==> inputs of run a <==
==> flow/design.v <==
`timescale 1ns/1ps
module base2_alu #(
  parameter LAT_BIN = 1,   
  parameter LAT_DEC = 8,   
  parameter LAT_DUO = 6    
)(
  input  wire        clk,
  input  wire        rst,
  input  wire        start,
  input  wire [3:0]  opcode,
  input  wire [15:0] a,
  input  wire [15:0] b,
  output reg         busy,
  output reg         done,
  output reg  [31:0] result
);
  reg [7:0] countdown;
  wire [7:0] lat_sel =
      (opcode <= 4'd2) ? LAT_BIN :
      ((opcode <= 4'd5) ? LAT_DEC : LAT_DUO);
  wire [31:0] res_bin =
      (opcode==4'd0)   ? (a + b) :
      (opcode==4'd1)   ? (a - b) :
      (opcode==4'd2)   ? (a * b) :
      (opcode==4'd3)   ? (a + b) :
      (opcode==4'd4)   ? (a - b) :
      (opcode==4'd5) ? (a * 16'd10) :
      (opcode==4'd6) ? (a + b) :
      (opcode==4'd7) ? (a - b) :
      (opcode==4'd8)  ? (a * 16'd3) : 32'd0;
  always @(posedge clk) begin
    if (rst) begin
      busy <= 1'b0; done <= 1'b0; countdown <= 8'd0; result <= 32'd0;
    end else begin
      done <= 1'b0;
      if (start && !busy) begin
        busy      <= 1'b1;
        countdown <= (lat_sel==0) ? 1 : lat_sel;
      end else if (busy) begin
        if (countdown > 8'd1) begin
          countdown <= countdown - 8'd1;
        end else begin
          busy   <= 1'b0;
          done   <= 1'b1;
          result <= res_bin;
        end
      end
    end
  end
endmodule
`timescale 1ns/1ps
module base10_alu #(
  parameter LAT_DEC = 1,   
  parameter LAT_BIN = 6,   
  parameter LAT_DUO = 6    
)(
  input  wire        clk,
  input  wire        rst,
  input  wire        start,
  input  wire [3:0]  opcode,
  input  wire [15:0] a,
  input  wire [15:0] b,
  output reg         busy,
  output reg         done,
  output reg  [31:0] result
);
  reg [7:0] countdown;
  wire [7:0] lat_sel =
      ((opcode>=4'd3) && (opcode<=4'd5)) ? LAT_DEC :
      ((opcode<=4'd2) ? LAT_BIN : LAT_DUO);
  wire [31:0] res_bin =
      (opcode==4'd0)   ? (a + b) :
      (opcode==4'd1)   ? (a - b) :
      (opcode==4'd2)   ? (a * b) :
      (opcode==4'd3)   ? (a + b) :
      (opcode==4'd4)   ? (a - b) :
      (opcode==4'd5) ? (a * 16'd10) :
      (opcode==4'd6) ? (a + b) :
      (opcode==4'd7) ? (a - b) :
      (opcode==4'd8)  ? (a * 16'd3) : 32'd0;
  always @(posedge clk) begin
    if (rst) begin
      busy <= 1'b0; done <= 1'b0; countdown <= 8'd0; result <= 32'd0;
    end else begin
      done <= 1'b0;
      if (start && !busy) begin
        busy      <= 1'b1;
        countdown <= (lat_sel==0) ? 1 : lat_sel;
      end else if (busy) begin
        if (countdown > 8'd1) begin
          countdown <= countdown - 8'd1;
        end else begin
          busy   <= 1'b0;
          done   <= 1'b1;
          result <= res_bin;
        end
      end
    end
  end
endmodule
`timescale 1ns/1ps
module base12_alu #(
  parameter LAT_DUO = 1,   
  parameter LAT_BIN = 6,   
  parameter LAT_DEC = 8    
)(
  input  wire        clk,
  input  wire        rst,
  input  wire        start,
  input  wire [3:0]  opcode,
  input  wire [15:0] a,
  input  wire [15:0] b,
  output reg         busy,
  output reg         done,
  output reg  [31:0] result
);
  reg [7:0] countdown;
  wire [7:0] lat_sel =
      ((opcode>=4'd6) && (opcode<=4'd8)) ? LAT_DUO :
      ((opcode<=4'd2) ? LAT_BIN : LAT_DEC);
  wire [31:0] res_bin =
      (opcode==4'd0)   ? (a + b) :
      (opcode==4'd1)   ? (a - b) :
      (opcode==4'd2)   ? (a * b) :
      (opcode==4'd3)   ? (a + b) :
      (opcode==4'd4)   ? (a - b) :
      (opcode==4'd5) ? (a * 16'd10) :
      (opcode==4'd6) ? (a + b) :
      (opcode==4'd7) ? (a - b) :
      (opcode==4'd8)  ? (a * 16'd3) : 32'd0;
  always @(posedge clk) begin
    if (rst) begin
      busy <= 1'b0; done <= 1'b0; countdown <= 8'd0; result <= 32'd0;
    end else begin
      done <= 1'b0;
      if (start && !busy) begin
        busy      <= 1'b1;
        countdown <= (lat_sel==0) ? 1 : lat_sel;
      end else if (busy) begin
        if (countdown > 8'd1) begin
          countdown <= countdown - 8'd1;
        end else begin
          busy   <= 1'b0;
          done   <= 1'b1;
          result <= res_bin;
        end
      end
    end
  end
endmodule
`timescale 1ns/1ps
module router_extended #(
  parameter B2_LAT_BIN  = 1, B2_LAT_DEC  = 8, B2_LAT_DUO  = 6,
  parameter B10_LAT_DEC = 1, B10_LAT_BIN = 6, B10_LAT_DUO = 6,
  parameter B12_LAT_DUO = 1, B12_LAT_BIN = 6, B12_LAT_DEC = 8
)(
  input  wire        clk,
  input  wire        rst,
  input  wire        start,
  input  wire [2:0]  cond_sel,
  input  wire [3:0]  opcode,
  input  wire [15:0] op_a,
  input  wire [15:0] op_b,
  output reg         busy,
  output reg         done,
  output reg  [31:0] result
);
  localparam [1:0] ROUTE_SENTINEL = 2'd3;
  wire [1:0] forced_target = (cond_sel <= 3'd2) ? cond_sel[1:0] : ROUTE_SENTINEL;
  wire [1:0] full_router_target =
      (opcode <= 4'd2)   ? 2'd0 :
      (opcode <= 4'd5) ? 2'd1 :
                                  2'd2;
  localparam [1:0] DUO_FALLBACK_TARGET = (B10_LAT_DUO <= B2_LAT_DUO) ? 2'd1 : 2'd0;
  wire [1:0] router_210_target =
      (opcode <= 4'd2)   ? 2'd0 :
      (opcode <= 4'd5) ? 2'd1 :
                                  DUO_FALLBACK_TARGET;
  wire [1:0] routed_target =
      (forced_target != ROUTE_SENTINEL) ? forced_target :
      (cond_sel == 3'd3) ? full_router_target :
      (cond_sel == 3'd4) ? router_210_target :
                           full_router_target;  
  reg  start_b2, start_b10, start_b12;
  wire busy_b2, done_b2;   wire [31:0] res_b2;
  wire busy_b10, done_b10; wire [31:0] res_b10;
  wire busy_b12, done_b12; wire [31:0] res_b12;
  base2_alu #(.LAT_BIN(B2_LAT_BIN), .LAT_DEC(B2_LAT_DEC), .LAT_DUO(B2_LAT_DUO)) u_b2(
    .clk(clk), .rst(rst), .start(start_b2), .opcode(opcode), .a(op_a), .b(op_b),
    .busy(busy_b2), .done(done_b2), .result(res_b2)
  );
  base10_alu #(.LAT_DEC(B10_LAT_DEC), .LAT_BIN(B10_LAT_BIN), .LAT_DUO(B10_LAT_DUO)) u_b10(
    .clk(clk), .rst(rst), .start(start_b10), .opcode(opcode), .a(op_a), .b(op_b),
    .busy(busy_b10), .done(done_b10), .result(res_b10)
  );
  base12_alu #(.LAT_DUO(B12_LAT_DUO), .LAT_BIN(B12_LAT_BIN), .LAT_DEC(B12_LAT_DEC)) u_b12(
    .clk(clk), .rst(rst), .start(start_b12), .opcode(opcode), .a(op_a), .b(op_b),
    .busy(busy_b12), .done(done_b12), .result(res_b12)
  );
  localparam S_IDLE=0, S_WAIT=1;
  reg [0:0] st;
  always @(posedge clk) begin
    if (rst) begin
      st <= S_IDLE; busy <= 1'b0; done <= 1'b0;
      start_b2 <= 1'b0; start_b10 <= 1'b0; start_b12 <= 1'b0;
      result <= 32'd0;
    end else begin
      done <= 1'b0;
      start_b2 <= 1'b0; start_b10 <= 1'b0; start_b12 <= 1'b0;
      case (st)
        S_IDLE: begin
          if (start) begin
            busy <= 1'b1;
            if (routed_target==2'd0) start_b2  <= 1'b1;
            if (routed_target==2'd1) start_b10 <= 1'b1;
            if (routed_target==2'd2) start_b12 <= 1'b1;
            st <= S_WAIT;
          end
        end
        S_WAIT: begin
          if ( (routed_target==2'd0 && done_b2) ||
               (routed_target==2'd1 && done_b10) ||
               (routed_target==2'd2 && done_b12) ) begin
            result <= (routed_target==2'd0) ? res_b2 :
                      (routed_target==2'd1) ? res_b10 :
                                              res_b12;
            done   <= 1'b1;
            busy   <= 1'b0;
            st     <= S_IDLE;
          end
        end
      endcase
    end
  end
endmodule
==> flow/run.sh <==
#!/bin/bash
# the make line also repeats each setting of config.mk as NAME=value (left out here)
make -C /OpenROAD-flow-scripts/flow DESIGN_CONFIG=/design/flow/config.mk WORK_HOME=/design/flow/orfs CLKGATE_MAP_FILE= finish
==> flow/config.mk <==
export PLATFORM = sky130hd
export DESIGN_NAME = router_extended
export DESIGN_NICKNAME = router_extended
export VERILOG_FILES = /design/flow/design.v
export SDC_FILE = /design/flow/constraint.sdc
export NUM_CORES = 4
export LEC_CHECK = 0
export ABC_AREA = 1
export CAP_MARGIN = 20
export CORE_MARGIN = 2
export CORE_UTILIZATION = 49
export CTS_CLUSTER_DIAMETER = 381
export CTS_CLUSTER_SIZE = 98
export MAX_ROUTING_LAYER = met4
export PLACE_DENSITY = 0.75
export SETUP_SLACK_MARGIN = -0.91
export SLEW_MARGIN = 10
==> flow/constraint.sdc <==
create_clock -name core_clock -period 10.0 [get_ports {clk}]
set_input_delay 2.0000 -clock core_clock [delete_from_list [all_inputs] [get_ports {clk}]]
set_output_delay 2.0000 -clock core_clock [all_outputs]
set_load 0.01 [all_outputs]
==> run b: changes against run a <==
==> flow/config.mk (replaced) <==
export PLATFORM = sky130hd
export DESIGN_NAME = router_extended
export DESIGN_NICKNAME = router_extended
export VERILOG_FILES = /design/flow/design.v
export SDC_FILE = /design/flow/constraint.sdc
export NUM_CORES = 4
export LEC_CHECK = 0
export CAP_MARGIN = 20
export CORE_ASPECT_RATIO = 1.68
export CORE_MARGIN = 2
export CORE_UTILIZATION = 70
export GPL_ROUTABILITY_DRIVEN = 0
export HOLD_SLACK_MARGIN = 0.2
export MAX_ROUTING_LAYER = met4
export PLACE_DENSITY = 0.37
export SLEW_MARGIN = 10
==> run c: changes against run a <==
==> flow/config.mk (replaced) <==
export PLATFORM = sky130hd
export DESIGN_NAME = router_extended
export DESIGN_NICKNAME = router_extended
export VERILOG_FILES = /design/flow/design.v
export SDC_FILE = /design/flow/constraint.sdc
export NUM_CORES = 4
export LEC_CHECK = 0
export CAP_MARGIN = 20
export CORE_ASPECT_RATIO = 0.71
export CORE_MARGIN = 2
export CORE_UTILIZATION = 70
export CTS_CLUSTER_SIZE = 37
export HOLD_SLACK_MARGIN = 0.3
export SETUP_SLACK_MARGIN = 0.21
export SLEW_MARGIN = 20
export TNS_END_PERCENT = 5
==> flow/constraint.sdc (replaced) <==
create_clock -name core_clock -period 6.43 [get_ports {clk}]
set_input_delay 1.2860 -clock core_clock [delete_from_list [all_inputs] [get_ports {clk}]]
set_output_delay 1.2860 -clock core_clock [all_outputs]
set_load 0.01 [all_outputs]
==> qor summary <==
quantity                                                                        run a                 run c               run b
Run status                                           no timing/DRC/antenna violations       failed layout checks  no timing/DRC/antenna violations
Layout check failures                                                               -  negative setup slack                   -
Power share of the combinational group                                          76.1%                 83.4%               74.7%
Stage delay of the slowest cell on the critical path                          1.04 ns               0.58 ns             0.79 ns
Number of antenna violations at the first check in global routing                   1                     0                   0
Critical R2R Capture                                                 u_b10.result[18]      u_b10.result[28]    u_b10.result[24]
Launch instance of the worst register-to-register path             u_b10.countdown[0]    u_b10.countdown[2]  u_b10.countdown[2]
Count of warning messages emitted by the tools                                     46                    51                  48
Met2 usage in global routing                                                    49.3%                 76.5%               72.1%
Number of gates on the worst path with buffers counted                             24                    26                  23
Non-clock buffer count in the final layout                                        112                   365                 118
Adder Area Share                                                                29.9%                 32.4%               32.4%
Compound-cell area share of the yosys netlist                                   11.3%                 18.6%               18.6%
Wirelength, routed                                                            63.2 mm               76.6 mm             58.3 mm
Vias per inst                                                                    5.36                  6.97                6.36
Combinational Power                                                           4.40 mW               11.1 mW             4.07 mW
Wire length of the first global-routing pass                                   103 mm                110 mm             92.9 mm
Clk. pwr                                                                     0.701 mW               1.16 mW            0.695 mW
CP bufs+invs                                                                        7                     9                   6
Reported sequential group power                                              0.681 mW               1.06 mW            0.680 mW
Hold Crit Endpoint                                                 u_b10.countdown[1]      u_b10.result[11]    u_b12.result[14]
Setup skew after layout                                                     0.0116 ns             0.0240 ns          0.00696 ns

---

==> 03-01: inputs <==
Starts from the design.v that is shown in full above.
clock: 7.57 ns
lec_check: 0
cap_margin: 20
cell_pad_in_sites_global_placement: 3
core_aspect_ratio: 1.81
core_margin: 2
core_utilization: 34
cts_cluster_diameter: 255
gpl_routability_driven: 1
min_routing_layer: met2
place_density_lb_addon: 0.1
setup_slack_margin: 2.03
slew_margin: 40
run.sh (not shown) runs the stock make flow with config.mk's settings and CLKGATE_MAP_FILE=.
==> 03-09 (differences from 03-01) <==
CELL_PAD_IN_SITES_GLOBAL_PLACEMENT = 0   (was 3)
CORE_ASPECT_RATIO = 0.94   (was 1.81)
CORE_UTILIZATION = 69   (was 34)
CTS_CLUSTER_SIZE = 24   (was unset)
MIN_ROUTING_LAYER = met1   (was met2)
SETUP_SLACK_MARGIN = -0.0   (was 2.03)
==> flow/constraint.sdc (replaced) <==
create_clock -name core_clock -period 6.61 [get_ports {clk}]
set_input_delay 1.3220 -clock core_clock [delete_from_list [all_inputs] [get_ports {clk}]]
set_output_delay 1.3220 -clock core_clock [all_outputs]
set_load 0.01 [all_outputs]
==> 02-22 (differences from 03-01) <==
CELL_PAD_IN_SITES_GLOBAL_PLACEMENT = 0   (was 3)
CORE_ASPECT_RATIO = 0.72   (was 1.81)
CORE_UTILIZATION = 72   (was 34)
CTS_CLUSTER_SIZE = 21   (was unset)
MIN_ROUTING_LAYER = met1   (was met2)
SETUP_SLACK_MARGIN = -0.0   (was 2.03)
==> flow/constraint.sdc (replaced) <==
create_clock -name core_clock -period 6.61 [get_ports {clk}]
set_input_delay 1.3220 -clock core_clock [delete_from_list [all_inputs] [get_ports {clk}]]
set_output_delay 1.3220 -clock core_clock [all_outputs]
set_load 0.01 [all_outputs]
==> qor summary <==
item                                                             02-22                    03-01                      03-09
Outcome                                      aborted with a tool error  complete, no violations  aborted with a tool error
Stage where the flow stopped                            global routing                        -             global routing
Mean post-synth cell area                                     8.08 µm²                 8.08 µm²                   8.08 µm²
Postcts setup bufs                                                  54                       69                         61
Post-cts sizing count                                              239                      256                        254
Row count                                                           51                      118                         59
Ys flops                                                           164                      164                        164
# IOs                                                               76                       76                         76
Die height                                                      143 µm                   326 µm                     167 µm
Placed cell count                                                2,920                    3,283                      2,944
Cell count listed in synth_stat.txt                              2,406                    2,406                      2,406
Dpl hpwl                                                     52,300 µm                59,700 µm                  49,800 µm
Die Footprint                                               28,400 µm²               59,200 µm²                 29,500 µm²
RePlAce Congestion                                               0.973                    0.933                      0.968
Die X-Extent                                                    198 µm                   182 µm                     177 µm
Number of buffers on the longest clock path                          3                        3                          3
Post-placement setup slack                                    -1.10 ns                -0.229 ns                   -1.08 ns
CTS Hold Bufs                                                        0                        0                          0
Area of the placeable core                                  26,800 µm²               56,800 µm²                 27,700 µm²
Floorplan-stage core utilization                                 72.6%                    34.2%                      70.3%
Post-detailed-placement cell area                           22,000 µm²               22,700 µm²                 22,100 µm²

---

==> job 6981: inputs <==
Starts from the design.v that is shown in full above.
clock: 2.14 ns
lec_check: 0
abc_area: 1
cap_margin: 15
cell_pad_in_sites_global_placement: 0
core_aspect_ratio: 1.81
core_margin: 2
core_utilization: 72
cts_cluster_diameter: 255
cts_cluster_size: 32
gpl_routability_driven: 1
max_routing_layer: met4
min_routing_layer: met1
place_density: 0.65
setup_slack_margin: -0.0
slew_margin: 40
==> job 8478: changes against job 6981 <==
- ABC_AREA: 1 -> unset
- CAP_MARGIN: 15 -> 20
- CORE_ASPECT_RATIO: 1.81 -> 0.72
- CORE_UTILIZATION: 72 -> 70
- CTS_CLUSTER_SIZE: 32 -> 15
- MAX_ROUTING_LAYER: met4 -> unset
- PLACE_DENSITY: 0.65 -> unset
- PLACE_DENSITY_LB_ADDON: unset -> 0.1
==> flow/constraint.sdc (replaced) <==
create_clock -name core_clock -period 6.71 [get_ports {clk}]
set_input_delay 1.3420 -clock core_clock [delete_from_list [all_inputs] [get_ports {clk}]]
set_output_delay 1.3420 -clock core_clock [all_outputs]
set_load 0.01 [all_outputs]
==> job 3543: changes against job 6981 <==
- ABC_AREA: 1 -> unset
- CAP_MARGIN: 15 -> 20
- CELL_PAD_IN_SITES_GLOBAL_PLACEMENT: 0 -> unset
- CORE_ASPECT_RATIO: 1.81 -> 0.83
- CORE_UTILIZATION: 72 -> 40
- CTS_CLUSTER_DIAMETER: 255 -> unset
- CTS_CLUSTER_SIZE: 32 -> unset
- GPL_ROUTABILITY_DRIVEN: 1 -> unset
- HOLD_SLACK_MARGIN: unset -> 0.2
- MAX_ROUTING_LAYER: met4 -> unset
- MIN_ROUTING_LAYER: met1 -> unset
- PLACE_DENSITY: 0.65 -> unset
- SETUP_SLACK_MARGIN: -0.0 -> unset
- SLEW_MARGIN: 40 -> 10
==> flow/constraint.sdc (replaced) <==
create_clock -name core_clock -period 10.0 [get_ports {clk}]
set_input_delay 2.0000 -clock core_clock [delete_from_list [all_inputs] [get_ports {clk}]]
set_output_delay 2.0000 -clock core_clock [all_outputs]
set_load 0.01 [all_outputs]
==> ci_impl_report.md <==
## PnR job results

| Metric | Value |
|---|---|
| Status | finished with violations |
| Yosys chip area | between 15000 and 20000 um2 |
| Fin worst setup slack | -0.734 ns |
| Fail Reasons | setup timing |
| Top cells by area | fa_1 (20%), dfxtp_1 (17%), ha_1 (12%) |
| Final setup fails | around 54 |
That was job 8478.
==> ci_impl_report.md <==
## PnR job results

| Metric | Value |
|---|---|
| Status | no timing/DRC/antenna violations |
| Fin worst setup slack | 1.11 ns |
| Final setup fails | 0 |
| Top cells by area | fa_1 (20%), dfxtp_1 (17%), ha_1 (12%) |
| Cell type with the largest total area | fa_1 |
| Crit-path cells | clkdlybuf4s50_1 -> ha_1 -> fa_1 -> inv_1 -> fa_1 -> fa_1 -> fa_1 -> inv_1 -> fa_1 -> inv_1 -> fa_1 -> inv_1 -> ha_1 -> a211oi_1 -> o21ai_0 -> a31oi_1 -> o31ai_2 -> a41oi_1 -> o21ai_0 -> and4_1 -> or3_1 -> a21oi_1 |
| Yosys chip area | roughly 20000 um2 |
That was job 3543.
==> ci_impl_report.md <==
### Yosys + OpenROAD results

| Metric | Value |
|---|---|
| Status | stopped before the end |
| Exit stage | 4_1_cts |
| Tool error | [ERROR DPL-0033] detailed placement checks failed during check placement. |
| Top cells by area | fa_1 (19%), dfxtp_1 (16%), nand2_1 (14%) |
That was job 6981.
No activity file was given, so power comes from the tool's default toggle rates.
